==> inputs of job 3819 <==
==> flow/design.v <==
`timescale 1ns/1ps
module ALU(ALUControl, a, b, zero, less_greater, w);
    parameter N = 16;
    input [2:0] ALUControl;
    input signed [N-1:0] a, b;
    output zero, less_greater;
    output reg signed [N-1:0] w;
    always @(a or b or ALUControl) begin
        case (ALUControl)
            3'b000   :  w = a + b;
            3'b001   :  w = a - b;
            3'b010   :  w = a & b;
            3'b011    :  w = a | b;
            3'b101   :  w = $signed(a) < $signed(b) ? 16'd1 : 16'd0;
            3'b100   :  w = a ^ b;
            default:  w = {N{1'bx}};
        endcase
    end
    assign zero = (~|w);
    assign less_greater = |w;
endmodule
`timescale 1ns/1ps
module ALU_Controller(func3, Branch_funct, ALUOp, ALUControl);
    input [2:0] func3;
    input [1:0] Branch_funct;
    input [1:0] ALUOp;  
    output reg [2:0] ALUControl;
    always @(ALUOp or func3 or Branch_funct)begin
        case (ALUOp)
            2'b00   : ALUControl <= 3'b000;
            2'b01   : ALUControl <= 
                        (Branch_funct == 2'b00) ? 3'b001:
                        (Branch_funct == 2'b01) ? 3'b001:
                        (Branch_funct == 2'b10) ? 3'b101: 3'bxxx;
            2'b10   : ALUControl <= 
                        (func3 == 3'b000) ? 3'b000:
                        (func3 == 3'b001)  ? 3'b001:
                        (func3 == 3'b111) ? 3'b010:
                        (func3 == 3'b110) ? 3'b011:
                        (func3 == 3'b010) ? 3'b101 : 3'bxxx;
            2'b11   : ALUControl <= 3'b000;
            default: ALUControl <= 3'b000;
        endcase
    end
endmodule
module BranchController(Branch_funct, branch, less_greater, zero, w);
    input branch, zero, less_greater;
    input [1:0] Branch_funct;
    output reg w;
    always @(Branch_funct, zero, less_greater, branch) begin
        case (Branch_funct)
            2'b00   : w <= branch && zero;
            2'b01   : w <= branch && ~zero;
            2'b10   : w <= branch && less_greater;
            default: w <= 1'b0;
        endcase
    end
endmodule
`timescale 1ns/1ps
module CRegister(in, en, rst, clk, out);
    parameter N = 16;
    input [N-1:0] in;
    input en, clk, rst;
    output reg [N-1:0] out;
    always @(posedge clk or posedge rst) begin
        if (rst)
            out <= {N{1'b0}};
        else if (en)
            out <= in;
    end
endmodule
`timescale 1ns/1ps
module ImmExtension(immSrc, data, w);
    input [2:0] immSrc;
    input [12:0] data;
    parameter [2:0] L_T = 3'b000, S_T = 3'b001,
                    B_T = 3'b010, J_T = 3'b011,
                    I_T = 3'b100;
    output reg [15:0] w;
    always @(immSrc, data) begin
        case (immSrc)
            L_T   : w <= {{9{data[12]}},data[12], data[8:6] , data[2:0]};
            S_T   : w <= {{19{data[12]}},data[12], data[5:0]};
            J_T   : w <= {{3{data[12]}},data[12], data[11:0]};
            B_T   : w <= {{11{data[12]}}, data[12], data[9], data[2:0]};
            I_T   : w <= {{9{data[12]}},data[12], data[8:6], data[2:0]};
            default: w <= 16'dx;
        endcase
    end
endmodule
`timescale 1ns/1ps
module Mux2to1(slc, a, b, w);
    parameter N = 16;
    input slc;
    input [N-1:0] a, b;
    output [N-1:0] w;
    assign w = ~slc ? a : b;
endmodule
`timescale 1ns/1ps
module Mux4to1(slc, a, b, c, d, w);
    parameter N = 16;
    input [1:0] slc;
    input [N-1:0] a, b, c, d;
    output reg [N-1:0] w;
    always @(a or b or c or d or slc) begin
        case (slc)
            2'b00  : w <= a;
            2'b01  : w <= b;
            2'b10  : w <= c;
            2'b11  : w <= d;
            default: w <= {N{1'bx}};
        endcase
    end
endmodule
`timescale 1ns/1ps
module RegisterFile(clk, regWrite,
                    readRegister1, readRegister2,
                    writeRegister, writeData,
                    readData1, readData2);
    parameter WordLen = 16;
    parameter WordCount = 16;
    input regWrite, clk;
    input [2:0] readRegister1, readRegister2, writeRegister;
    input [WordLen-1:0] writeData;
    output [WordLen-1:0] readData1, readData2;
    reg [WordLen-1:0] registerFile [0:(WordCount /2)-1];
    always @(posedge clk) begin
        if (regWrite)
            registerFile[writeRegister] <= writeData;
    end
    assign readData1 = registerFile[readRegister1];
    assign readData2 = registerFile[readRegister2];
endmodule
`timescale 1ns/1ps
module MainController(clk, rst, op,
                      PCUpdate, adrSrc, memWrite, branch,
                      IRWrite, resultSrc, ALUOp, 
                      ALUSrcA, ALUSrcB, immSrc, regWrite, jump);
    input [2:0] op;
    input clk, rst;
    output reg [1:0]  resultSrc, ALUSrcA, ALUSrcB, ALUOp;
    output reg [2:0] immSrc;
    output reg adrSrc, regWrite, memWrite, PCUpdate, branch, IRWrite, jump;
    parameter [2:0] R_T = 3'b000, L_T = 3'b001,
                    S_T = 3'b010, B_T = 3'b011,
                    J_T = 3'b100, I_T = 3'b101;
    reg [11:0] pstate;
    reg [11:0] nstate;
    always @(*) begin
        case (pstate)
            12'b000000000001   : nstate = 12'b000000000010;
            12'b000000000010  : nstate =  (op == L_T)    ? 12'b000000000100     :
                                 (op == R_T)    ? 12'b000000010000     :
                                 (op == B_T)    ? 12'b000001000000     :                                   
                                 (op == J_T)    ? 12'b000000001000     :
                                 (op == S_T)    ? 12'b000010000000     : 
                                 (op == I_T)    ? 12'b100000000001     :12'b000000000001;   
            12'b100000000001 : nstate = 12'b000000100000;
            12'b000000000100 : nstate = 12'b001000000001;
            12'b000000010000 : nstate = 12'b000000100000;
            12'b000000100000: nstate = 12'b000000000001;
            12'b000001000000 : nstate = 12'b000000000001;
            12'b000000001000 : nstate = 12'b000000000001;
            12'b000010000000 : nstate = 12'b000100000000;
            12'b000100000000: nstate = 12'b000000000001;
            12'b001000000001: nstate = 12'b010000000001;
            12'b010000000001 : nstate = 12'b000000000001;
            default: nstate = 12'b000000000001;
        endcase
    end
    always @(pstate) begin
        {resultSrc, memWrite, ALUOp, ALUSrcA, ALUSrcB, immSrc, 
                regWrite, PCUpdate, branch, IRWrite, jump, adrSrc} = 18'b0;
        case (pstate)
            12'b000000000001 : begin
                IRWrite   = 1'b1;
                adrSrc    = 1'b0;
                ALUSrcA   = 2'b00;
                ALUSrcB   = 2'b10;
                ALUOp     = 2'b00;
                resultSrc = 2'b10;
                PCUpdate  = 1'b1;
            end
            12'b000000000010: begin
                ALUSrcA   = 2'b01;
                ALUSrcB   = 2'b01;
                ALUOp     = 2'b00;
                immSrc    = 3'b010;
            end
            12'b100000000001: begin 
                ALUSrcA   = 2'b10;
                ALUSrcB   = 2'b01;
                immSrc    = 3'b100;
                ALUOp     = 2'b11;
            end
            12'b000000000100: begin 
                ALUSrcA   = 2'b10;
                ALUSrcB   = 2'b01;
                immSrc    = 3'b000;
                ALUOp     = 2'b11;
            end
            12'b001000000001: begin
                resultSrc = 2'b00;
                adrSrc    = 1'b1;
            end
            12'b010000000001: begin
                resultSrc = 2'b01;
                regWrite  = 1'b1;
            end
            12'b000000010000: begin
                ALUSrcA   = 2'b10;
                ALUSrcB   = 2'b00;
                ALUOp     = 2'b10;
            end
            12'b000001000000: begin
                ALUSrcA   = 2'b10;
                ALUSrcB   = 2'b00;
                ALUOp     = 2'b01;
                resultSrc = 2'b00;
                branch    = 1'b1;
            end
            12'b000000001000: begin
                ALUSrcA   = 2'b01;
                ALUSrcB   = 2'b01;
                ALUOp     = 2'b00;
                resultSrc = 2'b10;
                immSrc    = 3'b011;
                jump      = 1'b1;
            end
            12'b000010000000: begin
                ALUSrcA   = 2'b10;
                ALUSrcB   = 2'b01;
                ALUOp     = 2'b00;
                immSrc    = 3'b001;
            end
            12'b000100000000: begin
                resultSrc = 2'b00;
                adrSrc    = 1'b1;
                memWrite  = 1'b1;
            end
            12'b000000100000: begin
                resultSrc = 2'b00;
                regWrite  = 1'b1;
            end
        endcase
    end
    always @(posedge clk or posedge rst) begin
        if (rst)
            pstate <= 12'b000000000001;
        else
            pstate <= nstate;
    end
endmodule
`timescale 1ns/1ps
module RISC_V_Controller(clk, rst, op, func3, Branch_funct, zero,less_greater,
                    PCWrite, adrSrc, memWrite,
                    IRWrite, resultSrc, ALUControl,
                    ALUSrcA, ALUSrcB, immSrc, regWrite);
    input [2:0] op;
    input [2:0] func3;
    input [1:0] Branch_funct;
    input clk, rst, zero, less_greater;
    output PCWrite, adrSrc, memWrite, IRWrite, regWrite;
    output [1:0] resultSrc, ALUSrcA, ALUSrcB;
    output [2:0] ALUControl;
    output [2:0] immSrc;
    wire PCUpdate, branch, Branch_out, jump;
    wire[1:0] ALUOp;
    MainController mainController(
        .clk(clk), .rst(rst), .op(op),
        .PCUpdate(PCUpdate),
        .adrSrc(adrSrc), .memWrite(memWrite),
        .branch(branch), .resultSrc(resultSrc),
        .ALUSrcA(ALUSrcA), .ALUSrcB(ALUSrcB),
        .immSrc(immSrc), .regWrite(regWrite),
        .IRWrite(IRWrite), .ALUOp(ALUOp), .jump(jump)
    );
    ALU_Controller ALUController(
        .func3(func3),  .ALUOp(ALUOp), .ALUControl(ALUControl), .Branch_funct(Branch_funct)
    );    
    BranchController Branch_Control(
                                    .Branch_funct(Branch_funct), .branch(branch), .less_greater(less_greater), .zero(zero), .w(Branch_out)
                                    );
    assign PCWrite = (PCUpdate | Branch_out | jump); 
endmodule
`timescale 1ns/1ps
module RISC_V_Datapath(clk, rst, PCWrite, adrSrc, memWrite,
                    IRWrite, resultSrc, ALUControl,
                    ALUSrcA, ALUSrcB, immSrc, regWrite,
                    op, func3, Branch_funct, zero, less_greater, funct7,
                    mem_addr, mem_wdata, mem_we, mem_rdata);
    input clk, rst, PCWrite, adrSrc, memWrite, IRWrite, regWrite;
    input [1:0] resultSrc, ALUSrcA, ALUSrcB;
    input [2:0] ALUControl;
    input [2:0] immSrc;
    input  [15:0] mem_rdata;
    output [15:0] mem_addr, mem_wdata;
    output        mem_we;
    output [2:0] op;
    output [2:0] func3;
    output [1:0] Branch_funct;
    output  zero, less_greater, funct7;
    wire [15:0] Adr, PC, ReadData, OldPC;
    wire [15:0] ImmExt, instr, Data;
    wire [15:0] RD1, RD2, A, B, SrcA, SrcB;
    wire [15:0] ALUResult, ALUOut, Result;
    CRegister  PCR  (.in(Result),    .en(PCWrite), .rst(rst), .clk(clk), .out(PC));
    CRegister OldPCR(.in(PC),        .en(IRWrite), .rst(rst), .clk(clk), .out(OldPC));
    CRegister  IR   (.in(ReadData),  .en(IRWrite), .rst(rst), .clk(clk), .out(instr));
    CRegister MDR   (.in(ReadData),  .en(1'b1),    .rst(rst), .clk(clk), .out(Data));
    CRegister AR    (.in(RD1),       .en(1'b1),    .rst(rst), .clk(clk), .out(A));
    CRegister BR    (.in(RD2),       .en(1'b1),    .rst(rst), .clk(clk), .out(B));
    CRegister ALUR  (.in(ALUResult), .en(1'b1),    .rst(rst), .clk(clk), .out(ALUOut));
    Mux2to1 AdrMux(.slc(adrSrc),    .a(PC),     .b(Result), .w(Adr));
    Mux4to1 AMux     (.slc(ALUSrcA),   .a(PC),     .b(OldPC),  .c(A),         .d(16'd0),  .w(SrcA));
    Mux4to1 BMux     (.slc(ALUSrcB),   .a(B),      .b(ImmExt), .c(16'd2),     .d(16'd0),  .w(SrcB));
    Mux4to1 ResultMux(.slc(resultSrc), .a(ALUOut), .b(Data),   .c(ALUResult), .d(ImmExt), .w(Result));
    ImmExtension Extend(
        .immSrc(immSrc), .data({instr[15], instr[11:0]}), .w(ImmExt)
    );
    ALU ALU_Instance(
        .ALUControl(ALUControl), .a(SrcA), .b(SrcB), 
        .zero(zero), .less_greater(less_greater), .w(ALUResult)
    );
    assign mem_addr  = Adr;
    assign mem_wdata = B;
    assign mem_we    = memWrite;
    assign ReadData  = mem_rdata;
    RegisterFile RF(
        .clk(clk), 
        .regWrite(regWrite),
        .writeData(Result), 
        .readData1(RD1), .readData2(RD2),
        .readRegister1(instr[5:3]), 
        .readRegister2(instr[8:6]),
        .writeRegister(instr[11:9])
    );
    assign funct7 = instr[15]; 
    assign op = instr[14:12];
    assign func3 = instr[2:0];
    assign Branch_funct = instr[11:10];
endmodule
`timescale 1ns/1ps
module RISC_V(clk, rst, mem_addr, mem_wdata, mem_we, mem_rdata);
    input clk, rst;
    input  [15:0] mem_rdata;  
    output [15:0] mem_addr;   
    output [15:0] mem_wdata;  
    output        mem_we;     
    wire [2:0] func3, ALUControl;
    wire[2:0] immSrc;
    wire zero, less_greater, PCSrc, memWrite, 
         regWrite, ALUSrc, PCWrite, adrSrc, IRWrite, funct7;
    wire [1:0] resultSrc, ALUSrcA, ALUSrcB, Branch_funct;
    wire [2:0] op; 
    RISC_V_Controller CU(
        .clk(clk), .rst(rst), .op(op), 
        .func3(func3), .immSrc(immSrc), .zero(zero), 
        .less_greater(less_greater), .PCWrite(PCWrite),
        .adrSrc(adrSrc), .memWrite(memWrite), 
        .IRWrite(IRWrite), .resultSrc(resultSrc), 
        .ALUControl(ALUControl), .ALUSrcA(ALUSrcA),
        .ALUSrcB(ALUSrcB), .regWrite(regWrite),
        .Branch_funct(Branch_funct)
    );
    RISC_V_Datapath DP(
        .clk(clk), .rst(rst), .less_greater(less_greater),
        .PCWrite(PCWrite), .adrSrc(adrSrc),
        .memWrite(memWrite), .IRWrite(IRWrite), 
        .resultSrc(resultSrc), .immSrc(immSrc), 
        .ALUControl(ALUControl), .op(op),
        .ALUSrcA(ALUSrcA), .func3(func3),
        .ALUSrcB(ALUSrcB), .zero(zero),
        .regWrite(regWrite), .Branch_funct(Branch_funct), .funct7(funct7),
        .mem_addr(mem_addr), .mem_wdata(mem_wdata), .mem_we(mem_we), .mem_rdata(mem_rdata)
    );
endmodule
==> flow/run.sh <==
#!/bin/bash
# the make line also repeats each setting of config.mk as NAME=value (left out here)
make -C /OpenROAD-flow-scripts/flow DESIGN_CONFIG=/design/flow/config.mk WORK_HOME=/design/flow/orfs CLKGATE_MAP_FILE= finish
==> flow/config.mk <==
export PLATFORM = sky130hd
export DESIGN_NAME = RISC_V
export DESIGN_NICKNAME = RISC_V
export VERILOG_FILES = /design/flow/design.v
export SDC_FILE = /design/flow/constraint.sdc
export NUM_CORES = 4
export LEC_CHECK = 0
export CAP_MARGIN = 20
export CELL_PAD_IN_SITES_DETAIL_PLACEMENT = 1
export CELL_PAD_IN_SITES_GLOBAL_PLACEMENT = 3
export CORE_MARGIN = 4
export CORE_UTILIZATION = 57
export CTS_CLUSTER_DIAMETER = 63
export GPL_TIMING_DRIVEN = 0
export HOLD_SLACK_MARGIN = -0.01
export MIN_ROUTING_LAYER = met2
export SLEW_MARGIN = 20
export TNS_END_PERCENT = 35
==> flow/constraint.sdc <==
create_clock -name core_clock -period 4.83 [get_ports {clk}]
set_input_delay 0.9660 -clock core_clock [delete_from_list [all_inputs] [get_ports {clk}]]
set_output_delay 0.9660 -clock core_clock [all_outputs]
set_load 0.01 [all_outputs]
==> inputs of job 5394, as changes to job 3819 <==
- CELL_PAD_IN_SITES_DETAIL_PLACEMENT: 1 -> default
- CELL_PAD_IN_SITES_GLOBAL_PLACEMENT: 3 -> default
- CORE_MARGIN: 4 -> 2
- CORE_UTILIZATION: 57 -> 40
- CTS_CLUSTER_DIAMETER: 63 -> default
- GPL_TIMING_DRIVEN: 0 -> default
- HOLD_SLACK_MARGIN: -0.01 -> default
- MIN_ROUTING_LAYER: met2 -> default
- TNS_END_PERCENT: 35 -> default
==> flow/constraint.sdc (replaced) <==
create_clock -name core_clock -period 8.0 [get_ports {clk}]
set_input_delay 1.6000 -clock core_clock [delete_from_list [all_inputs] [get_ports {clk}]]
set_output_delay 1.6000 -clock core_clock [all_outputs]
set_load 0.01 [all_outputs]
==> summary of the runs <==
Die size: job 5394 is higher than job 3819 (about 35%). Job 3819 never finished: it broke off in global placement without I/O with GPL-0301. Job 5394 went through all stages and came out clean. Synthesized area is the same in job 3819 and job 5394. Synthesized cell count is the same in job 5394 and job 3819.
